==> flow/design.v (excerpt) <==
module geofence ( clk,reset,X,Y,valid,is_inside);
input clk;
input reset;
input [9:0] X;
input [9:0] Y;
output reg valid;
output is_inside;
reg [2:0]state, next_state;
parameter IDLE = 3'd0,
	  READ = 3'd1,
      SORTING = 3'd2,
	  CAL = 3'd3,
	  OUT = 3'd4,
      BUFFF = 3'd5;
reg [2:0] sort_cnt;
reg [2:0] cnt;
reg [9:0] tmp_x[0:5];
reg [9:0] tmp_y[0:5];
reg [9:0] target_x;
reg [9:0] target_y;
reg [2:0] sort_idx;
reg signed [10:0] buf1;
reg signed [10:0] buf2;
reg signed [21:0] tmp;
reg done;
wire signed [21:0]mul;
assign mul = buf1 * buf2;
reg [5:0] result;
assign is_inside = &result | &(~result);
always@(posedge clk or posedge reset)begin
    if(reset)
        state <= IDLE;
    else 
        state <= next_state;
end
always@(*)begin
    if(reset)
        next_state = IDLE;
    else begin
        case(state)
            IDLE:
                next_state = READ;
            READ:begin
                if(done == 1) next_state = SORTING;
                else next_state = READ;  
            end
            SORTING:begin
                if(sort_idx == 0) next_state = CAL;
                else next_state = SORTING;
            end
            CAL:begin
                if(sort_idx == 6) next_state = OUT;
                else next_state = CAL;
            end 
            OUT:
                next_state = BUFFF;
            BUFFF:
                next_state = READ; 
            default:    next_state = IDLE;
        endcase
    end 
end
always@(posedge clk or posedge reset)begin
  ...
Size: about 24 I/O pins, about 21000 um^2 of cells after synthesis.
==> flow/config.mk <==
export PLATFORM = sky130hd
export DESIGN_NAME = geofence
export DESIGN_NICKNAME = geofence
export VERILOG_FILES = /design/flow/design.v
export SDC_FILE = /design/flow/constraint.sdc
export NUM_CORES = 4
export LEC_CHECK = 0
export ABC_AREA = 1
export CAP_MARGIN = 20
export CORE_MARGIN = 8
export CORE_UTILIZATION = 44
export CTS_CLUSTER_DIAMETER = 233
export HOLD_SLACK_MARGIN = 0.16
export PLACE_DENSITY_LB_ADDON = 0.07
export SLEW_MARGIN = 20
==> flow/constraint.sdc <==
create_clock -name core_clock -period 8.0 [get_ports {clk}]
set_input_delay 1.6000 -clock core_clock [delete_from_list [all_inputs] [get_ports {clk}]]
set_output_delay 1.6000 -clock core_clock [all_outputs]
set_load 0.01 [all_outputs]
run.sh (not shown) runs the stock make flow with config.mk's settings and CLKGATE_MAP_FILE=.
Rerun with:
- ABC_AREA: 1 -> default
- CORE_MARGIN: 8 -> 2
- CORE_UTILIZATION: 44 -> 32
- CTS_CLUSTER_DIAMETER: 233 -> default
- HOLD_SLACK_MARGIN: 0.16 -> default
- PLACE_DENSITY_LB_ADDON: 0.07 -> default
- clock period: 8.0 -> 7.4 ns (I/O delays scaled with it)
Maximum frequency decreases slightly.
Via count went down by a few percent.
Final area drops slightly.
Synthesized area goes down by a few percent.
Worst hold slack improves by 0.0060 ns.
Global-route usage is lower by 6.0 points.
Setup slack loses 0.70 ns.
Non-clock buffer count came out higher by 49.
Rerun with:
- ABC_AREA: default -> 1
- CORE_UTILIZATION: 32 -> 72
- CTS_CLUSTER_SIZE: default -> 77
- PLACE_DENSITY_LB_ADDON: default -> 0.04
- SETUP_SLACK_MARGIN: default -> -0.24
- clock period: 7.4 -> 4.31 ns (I/O delays scaled with it)
What happened:
- With this change the flow did not get past global routing (5_1_grt)
- die size decreases by 53%
- area after synthesis increases by about 3.7%
- synthesized cell count increases by 19%


## onyx
The RTL this note starts from:
==> flow/design.v <==
module geofence ( clk,reset,X,Y,valid,is_inside);
input clk;
input reset;
input [9:0] X;
input [9:0] Y;
output reg valid;
output is_inside;
reg [2:0]state, next_state;
parameter IDLE = 3'd0,
	  READ = 3'd1,
      SORTING = 3'd2,
	  CAL = 3'd3,
	  OUT = 3'd4,
      BUFFF = 3'd5;
reg [2:0] sort_cnt;
reg [2:0] cnt;
reg [9:0] tmp_x[0:5];
reg [9:0] tmp_y[0:5];
reg [9:0] target_x;
reg [9:0] target_y;
reg [2:0] sort_idx;
reg signed [10:0] buf1;
reg signed [10:0] buf2;
reg signed [21:0] tmp;
reg done;
wire signed [21:0]mul;
assign mul = buf1 * buf2;
reg [5:0] result;
assign is_inside = &result | &(~result);
always@(posedge clk or posedge reset)begin
    if(reset)
        state <= IDLE;
    else 
        state <= next_state;
end
always@(*)begin
    if(reset)
        next_state = IDLE;
    else begin
        case(state)
            IDLE:
                next_state = READ;
            READ:begin
                if(done == 1) next_state = SORTING;
                else next_state = READ;  
            end
            SORTING:begin
                if(sort_idx == 0) next_state = CAL;
                else next_state = SORTING;
            end
            CAL:begin
                if(sort_idx == 6) next_state = OUT;
                else next_state = CAL;
            end 
            OUT:
                next_state = BUFFF;
            BUFFF:
                next_state = READ; 
            default:    next_state = IDLE;
        endcase
    end 
end
always@(posedge clk or posedge reset)begin
    if(reset)begin
        cnt <= 0;
        done <= 0;
        sort_cnt <= 1;
        sort_idx <= 4;
        valid <= 0;
    end
    else begin
        if(next_state == READ) begin
            valid <= 0;
            case(cnt)
                0:begin
                    target_x <= X;
                    target_y <= Y;
                end
                1:begin
                    tmp_x[0] <= X;
                    tmp_y[0] <= Y;
                end
                2:begin
                    tmp_x[1] <= X;
                    tmp_y[1] <= Y;
                end
                3:begin
                    tmp_x[2] <= X;
                    tmp_y[2] <= Y;
                end
                4:begin
                    tmp_x[3] <= X;
                    tmp_y[3] <= Y;
                end
                5:begin
                    tmp_x[4] <= X;
                    tmp_y[4] <= Y;
                end
                6:begin
                    tmp_x[5] <= X;
                    tmp_y[5] <= Y;
                end
            endcase
            if(cnt < 6)
                cnt <= cnt + 1;
            else begin
                cnt <= 0;
                done <= 1;
            end
        end
        else if(next_state == SORTING)begin
            done <= 0;
            case(cnt)
                0:begin
                    buf1 <= tmp_x[sort_cnt] - tmp_x[0];         
                    cnt <= cnt + 1;
                end
                1:begin      
                    buf2 <= tmp_y[sort_cnt+1] - tmp_y[0];    
                    cnt <= cnt + 1;
                end
                2:begin
                    tmp <= mul;
                    buf2 <= tmp_y[sort_cnt] - tmp_y[0];    
                    cnt <= cnt + 1;
                end
                3:begin
                    buf1 <= tmp_x[sort_cnt+1] - tmp_x[0];
                    cnt <= cnt + 1;
                end
                4:begin
                    if(tmp > mul)begin
                        cnt <= 5;
                    end
                    else begin
                        if(sort_cnt == sort_idx) begin
                            sort_idx <= sort_idx - 1;
                            sort_cnt <= 1;
                        end
                        else 
                            sort_cnt <= sort_cnt + 1;
                        cnt <= 0;
                    end
                end
                5:begin
                    tmp_x[sort_cnt] <= tmp_x[sort_cnt+1];
                    tmp_x[sort_cnt+1] <= tmp_x[sort_cnt];
                    tmp_y[sort_cnt] <= tmp_y[sort_cnt+1];
                    tmp_y[sort_cnt+1] <= tmp_y[sort_cnt];
                    if(sort_cnt == sort_idx) begin
                        sort_idx <= sort_idx - 1;
                        sort_cnt <= 1;
                    end
                    else 
                        sort_cnt <= sort_cnt + 1;
                    cnt <= 0;
                end
            endcase
        end
        else if(next_state == CAL)begin
            case(cnt)
            0:begin
                buf1 <= tmp_x[sort_idx] - target_x;
            end
            1:begin
                if(sort_idx == 5)
                    buf2 <= tmp_y[0] - target_y;
                else
                    buf2 <= tmp_y[sort_idx+1] - target_y;
            end
            2:begin
                tmp <= mul;
                buf2 <= tmp_y[sort_idx] - target_y;
            end
            3:begin
                if(sort_idx == 5)
                    buf1 <= tmp_x[0] - target_x;
                else
                    buf1 <= tmp_x[sort_idx+1] - target_x;
             end
            4:begin
                result[sort_idx] <= (tmp > mul);
                sort_idx <= sort_idx + 1;
            end
            endcase
            if(cnt < 4)begin
                cnt <= cnt + 1;
            end
            else 
                cnt <= 0;
        end
        else if(next_state == OUT)begin
            sort_idx <= 4;
            sort_cnt <= 1;
            cnt <= 0;
            valid <= 1;
        end
    end
end
endmodule
Settings: LEC_CHECK=0, ABC_AREA=1, CAP_MARGIN=20, CORE_ASPECT_RATIO=0.65, CORE_MARGIN=8, CORE_UTILIZATION=44, CTS_CLUSTER_DIAMETER=233, GPL_ROUTABILITY_DRIVEN=0, HOLD_SLACK_MARGIN=0.18, PLACE_DENSITY_LB_ADDON=0.07, SLEW_MARGIN=20; clock period 8.0 ns.
The flow did not stop early for onyx: all stages ran, and the layout cleared the timing, design-rule and antenna checks.
Input-level comparison between quartz and onyx:
# onyx
export LEC_CHECK = 0
export ABC_AREA = 1
export CAP_MARGIN = 20
export CORE_ASPECT_RATIO = 0.65
export CORE_MARGIN = 8
export CORE_UTILIZATION = 44
export CTS_CLUSTER_DIAMETER = 233
export GPL_ROUTABILITY_DRIVEN = 0
export HOLD_SLACK_MARGIN = 0.18
export PLACE_DENSITY_LB_ADDON = 0.07
export SLEW_MARGIN = 20
create_clock -name core_clock -period 8.0 [get_ports {clk}]
# quartz
export LEC_CHECK = 0
export ABC_AREA = 1
export CAP_MARGIN = 40
export CELL_PAD_IN_SITES_GLOBAL_PLACEMENT = 3
export CORE_ASPECT_RATIO = 1.82
export CORE_MARGIN = 8
export CORE_UTILIZATION = 44
export CTS_CLUSTER_DIAMETER = 185
export GPL_ROUTABILITY_DRIVEN = 0
export PLACE_DENSITY_LB_ADDON = 0.07
export SLEW_MARGIN = 20
create_clock -name core_clock -period 6.4 [get_ports {clk}]
Results
Floorplan core area on quartz is behind onyx.
quartz vs. onyx: fraction of the core area occupied by cells at floorplan went down by 0.63 points.
Chip area from the yosys synthesis statistics: onyx vs quartz, no meaningful difference
Diff onyx..quartz | die area | negligible
Diff quartz and onyx: number of core rows higher in quartz
Reported for quartz and onyx, number of flops mapped to enable cells by yosys turned out identical to the last digit.
quartz did not finish: a tool error stopped it during 3_1_place_gp_skip_io.


== run A ==
Starts from the design.v that is shown in full above.
clock: 5.75 ns
lec_check: 0
abc_area: 1
cap_margin: 20
core_aspect_ratio: 1.58
core_margin: 2
core_utilization: 72
cts_cluster_diameter: 204
cts_cluster_size: 25
gpl_routability_driven: 1
max_routing_layer: met4
place_density_lb_addon: 0.01
setup_slack_margin: 1.66
slew_margin: 20
tns_end_percent: 30
Run A | ERROR | global routing (5_1_grt)
### run A -> run B
Settings: clearing MAX_ROUTING_LAYER, which used to be met4; clearing PLACE_DENSITY_LB_ADDON, which used to be 0.01; clearing SETUP_SLACK_MARGIN, which used to be 1.66; clearing CORE_ASPECT_RATIO, which used to be 1.58; clearing GPL_ROUTABILITY_DRIVEN, which used to be 1; swapping 72 for 64 in CORE_UTILIZATION; clearing CTS_CLUSTER_SIZE, which used to be 25; clearing ABC_AREA, which used to be 1; clearing TNS_END_PERCENT, which used to be 30; clearing CTS_CLUSTER_DIAMETER, which used to be 204; swapping 5.75 for 8.09 in the clock period (ns, I/O delays scaled along).
==> comparison <==
Run B: all stages complete, timing, DRC and antenna checks passed. Synthesized area down 3.6% in run B wrt run A. Between run B and run A, it is run B whose count of instances resized after the clock tree is built is lower, by 96. When run B is measured against run A, its global placement routability congestion turns out 9.3% lower.
Setup changes, run B to run C
Settings: setting CTS_CLUSTER_DIAMETER to 213 for the first time; changing CORE_UTILIZATION from 64 to 72; setting TNS_END_PERCENT to 10 for the first time; setting CTS_CLUSTER_SIZE to 10 for the first time; setting SETUP_SLACK_MARGIN to 0.31 for the first time; changing the clock period (ns, I/O delays scaled along) from 8.09 to 1.07.
==> comparison <==
- Run C is listed as incomplete: the tool reported an error in clock tree synthesis (4_1_cts) and the run ended there.
- Run B did not stop at any stage, and its layout met the timing, design-rule and antenna checks.
- Initial core utilization, run B and run C: lower on run B
- Die size, run B and run C, higher one = run B.
- Taking run B as the reference, in run C gate count after technology mapping barely changed; post-synthesis share of cell area spent on and-or and or-and gates has remained practically unchanged; mean instance size in the synthesized netlist neither gained nor lost much; number of placed instances with taps included went up 16%.
- Area of the core shrinks by more than 10% when moving from run B to run C.
- Run C vs. run B: number of core rows moved down; weighted congestion at the end of routability-driven global placement up 12%; worst-case setup slack after placement saw a decrease; floorplan die width decreased 10 um.
## Diff of input files: run D against run C
Settings: removing CTS_CLUSTER_DIAMETER (formerly 213); removing CTS_CLUSTER_SIZE (formerly 10); removing SETUP_SLACK_MARGIN (formerly 0.31); removing TNS_END_PERCENT (formerly 10); changing CORE_UTILIZATION from 72 to 40; changing the clock period (ns, I/O delays scaled along) from 1.07 to 7.4.
[summary]
Run D closes out successfully: all stages finished, all timing, DRC and antenna checks passed. Floorplan core density: run D lower than run C. Die footprint in run D is about 80% higher than in run C. Re cell count after placement: run D and run C aren't equal, and the lower value belongs to run D. Reported for run D and run C, area after synthesis turned out identical to the last digit. As far as synthesized cell count goes, run D and run C are indistinguishable; the numbers are identical.
The inputs of run E differ from those of run D as listed below.
Settings: CORE_UTILIZATION changed from 40 to 70; ABC_AREA newly set to 1; SETUP_SLACK_MARGIN newly set to 1.76; HOLD_SLACK_MARGIN newly set to 0.3; the clock period (ns, I/O delays scaled along) changed from 7.4 to 6.01.
--- outcome ---
- Although run E finished all stages, its layout failed final checks on setup timing.
- [compare] base=run D new=run E: critical path data arrival time lost 0.11 ns, standard-cell row count went down.
- Cell count: run E higher than run D
- The via count of the first global-routing pass in run D is 0.833 times that in run E.
- Note that the total core area recorded for run E amounts to 0.59 times the value seen in run D.
- Run E vs run D — global-route wire length before repair rose about 13%.


// geofence: RTL as listed in full above, without the edits since
Settings: LEC_CHECK=0, ABC_AREA=1, CAP_MARGIN=0, CORE_ASPECT_RATIO=0.7, CORE_MARGIN=2, CORE_UTILIZATION=72, CTS_CLUSTER_SIZE=10, PLACE_DENSITY=0.38, SETUP_SLACK_MARGIN=2.31, SLEW_MARGIN=20, TNS_END_PERCENT=5; clock period 7.74 ns.
The baseline finished with timing, DRC and antenna clean.
Rerun with:
--- a/flow/config.mk
+++ b/flow/config.mk
@@ -8,3 +8 @@
-export ABC_AREA = 1
-export CAP_MARGIN = 0
-export CORE_ASPECT_RATIO = 0.7
+export CAP_MARGIN = 20
@@ -13,3 +11,3 @@
-export CTS_CLUSTER_SIZE = 10
-export PLACE_DENSITY = 0.38
-export SETUP_SLACK_MARGIN = 2.31
+export CTS_CLUSTER_SIZE = 21
+export HOLD_SLACK_MARGIN = -0.08
+export SETUP_SLACK_MARGIN = 0.82
@@ -17 +14,0 @@
-export TNS_END_PERCENT = 5
==> flow/constraint.sdc (replaced) <==
create_clock -name core_clock -period 6.86 [get_ports {clk}]
set_input_delay 1.3720 -clock core_clock [delete_from_list [all_inputs] [get_ports {clk}]]
set_output_delay 1.3720 -clock core_clock [all_outputs]
set_load 0.01 [all_outputs]
Effect: This time the run finished but failed the layout checks on negative setup slack; register-to-register slack degrades by 1.1 ns; global-route usage shrinks by 5.1 points; synthesized area shrinks by 3.6%; synthesized cell count shrinks by 16%; routed wire length shrinks by 15%; worst setup slack degrades by 1.1 ns; count of clock-buffer cells in the layout shrinks by 8; die area shrinks by 3.5%; utilization shrinks by 1.2 points; clock skew grows by 0.020 ns.


run 1:
RTL: the design.v shown in full above, as it stands there.
==> flow/config.mk <==
export PLATFORM = sky130hd
export DESIGN_NAME = geofence
export DESIGN_NICKNAME = geofence
export VERILOG_FILES = /design/flow/design.v
export SDC_FILE = /design/flow/constraint.sdc
export NUM_CORES = 4
export LEC_CHECK = 0
export CAP_MARGIN = 20
export CORE_MARGIN = 2
export CORE_UTILIZATION = 68
export CTS_CLUSTER_SIZE = 31
export SLEW_MARGIN = 20
==> flow/constraint.sdc <==
create_clock -name core_clock -period 5.96 [get_ports {clk}]
set_input_delay 1.1920 -clock core_clock [delete_from_list [all_inputs] [get_ports {clk}]]
set_output_delay 1.1920 -clock core_clock [all_outputs]
set_load 0.01 [all_outputs]
Ran to the end and failed final checks on setup timing: run 1.
What run 2 does differently from run 1 at the input level:
# run 1
export LEC_CHECK = 0
export CAP_MARGIN = 20
export CORE_MARGIN = 2
export CORE_UTILIZATION = 68
export CTS_CLUSTER_SIZE = 31
export SLEW_MARGIN = 20
create_clock -name core_clock -period 5.96 [get_ports {clk}]
# run 2
export LEC_CHECK = 0
export CAP_MARGIN = 20
export CORE_MARGIN = 2
export CORE_UTILIZATION = 72
export CTS_CLUSTER_SIZE = 31
export PLACE_DENSITY_LB_ADDON = 0.01
export SETUP_SLACK_MARGIN = 1.68
export SLEW_MARGIN = 20
create_clock -name core_clock -period 5.96 [get_ports {clk}]
## What came out
Status run 2: flow complete, layout not clean - capacitance limit, slew limit, setup timing. In run 2, chip footprint is lower than in run 1. The lower DRC marker count from the first detailed-route iteration came out of run 1. Summary — final max-slew violation count, run 2 relative to run 1: higher, by 12. | count of max-cap constraint violations | higher: run 2 |. The count of clock-buffer cells in the layout in run 2 is 1.2 times that in run 1. Final RePlAce weighted congestion down about 2% in run 2 wrt run 1.
The following lists how run 3 was set up differently from run 2:
# run 2
export LEC_CHECK = 0
export CAP_MARGIN = 20
export CORE_MARGIN = 2
export CORE_UTILIZATION = 72
export CTS_CLUSTER_SIZE = 31
export PLACE_DENSITY_LB_ADDON = 0.01
export SETUP_SLACK_MARGIN = 1.68
export SLEW_MARGIN = 20
create_clock -name core_clock -period 5.96 [get_ports {clk}]
# run 3
export LEC_CHECK = 0
export CAP_MARGIN = 20
export CORE_MARGIN = 2
export CORE_UTILIZATION = 72
export CTS_CLUSTER_SIZE = 31
export HOLD_SLACK_MARGIN = -0.09
export SETUP_SLACK_MARGIN = -0.57
export SLEW_MARGIN = 20
create_clock -name core_clock -period 5.96 [get_ports {clk}]
==> comparison <==
Re non-clock buffer count: run 3 is about 30% down on run 2. [compare] base=run 2 new=run 3: setup slack now sits higher. Complete run, failing final checks: run 3, reason setup timing. Number of iterations in the first detailed-routing pass down 8 in run 3 wrt run 2.
Changes in run 4 relative to run 3:
# run 3
export LEC_CHECK = 0
export CAP_MARGIN = 20
export CORE_MARGIN = 2
export CORE_UTILIZATION = 72
export CTS_CLUSTER_SIZE = 31
export HOLD_SLACK_MARGIN = -0.09
export SETUP_SLACK_MARGIN = -0.57
export SLEW_MARGIN = 20
create_clock -name core_clock -period 5.96 [get_ports {clk}]
# run 4
export LEC_CHECK = 0
export CAP_MARGIN = 20
export CORE_MARGIN = 2
export CORE_UTILIZATION = 72
export CTS_CLUSTER_DIAMETER = 213
export SETUP_SLACK_MARGIN = 0.31
export SLEW_MARGIN = 20
create_clock -name core_clock -period 1.07 [get_ports {clk}]
--- outcome ---
Re number of placement rows: no difference whatsoever between run 4 and run 3. Stage in which a tool error killed run 4: clock tree synthesis. [compare] base=run 3 new=run 4: worst setup slack before clock tree synthesis lost 5.18 ns; count of mapped cells out of synthesis neither gained nor lost much; total die size neither gained nor lost much; fraction of the mapped netlist area in compound gates neither gained nor lost much; area after synthesis neither gained nor lost much. Total instance count after detailed placement came out higher on run 4 than on run 3. Compare run 3 and run 4 | placer congestion estimate lower: run 3. Run 4 vs. run 3: placed instance area went up by about 20%. Port buffer count came out exactly the same in run 3 and run 4.
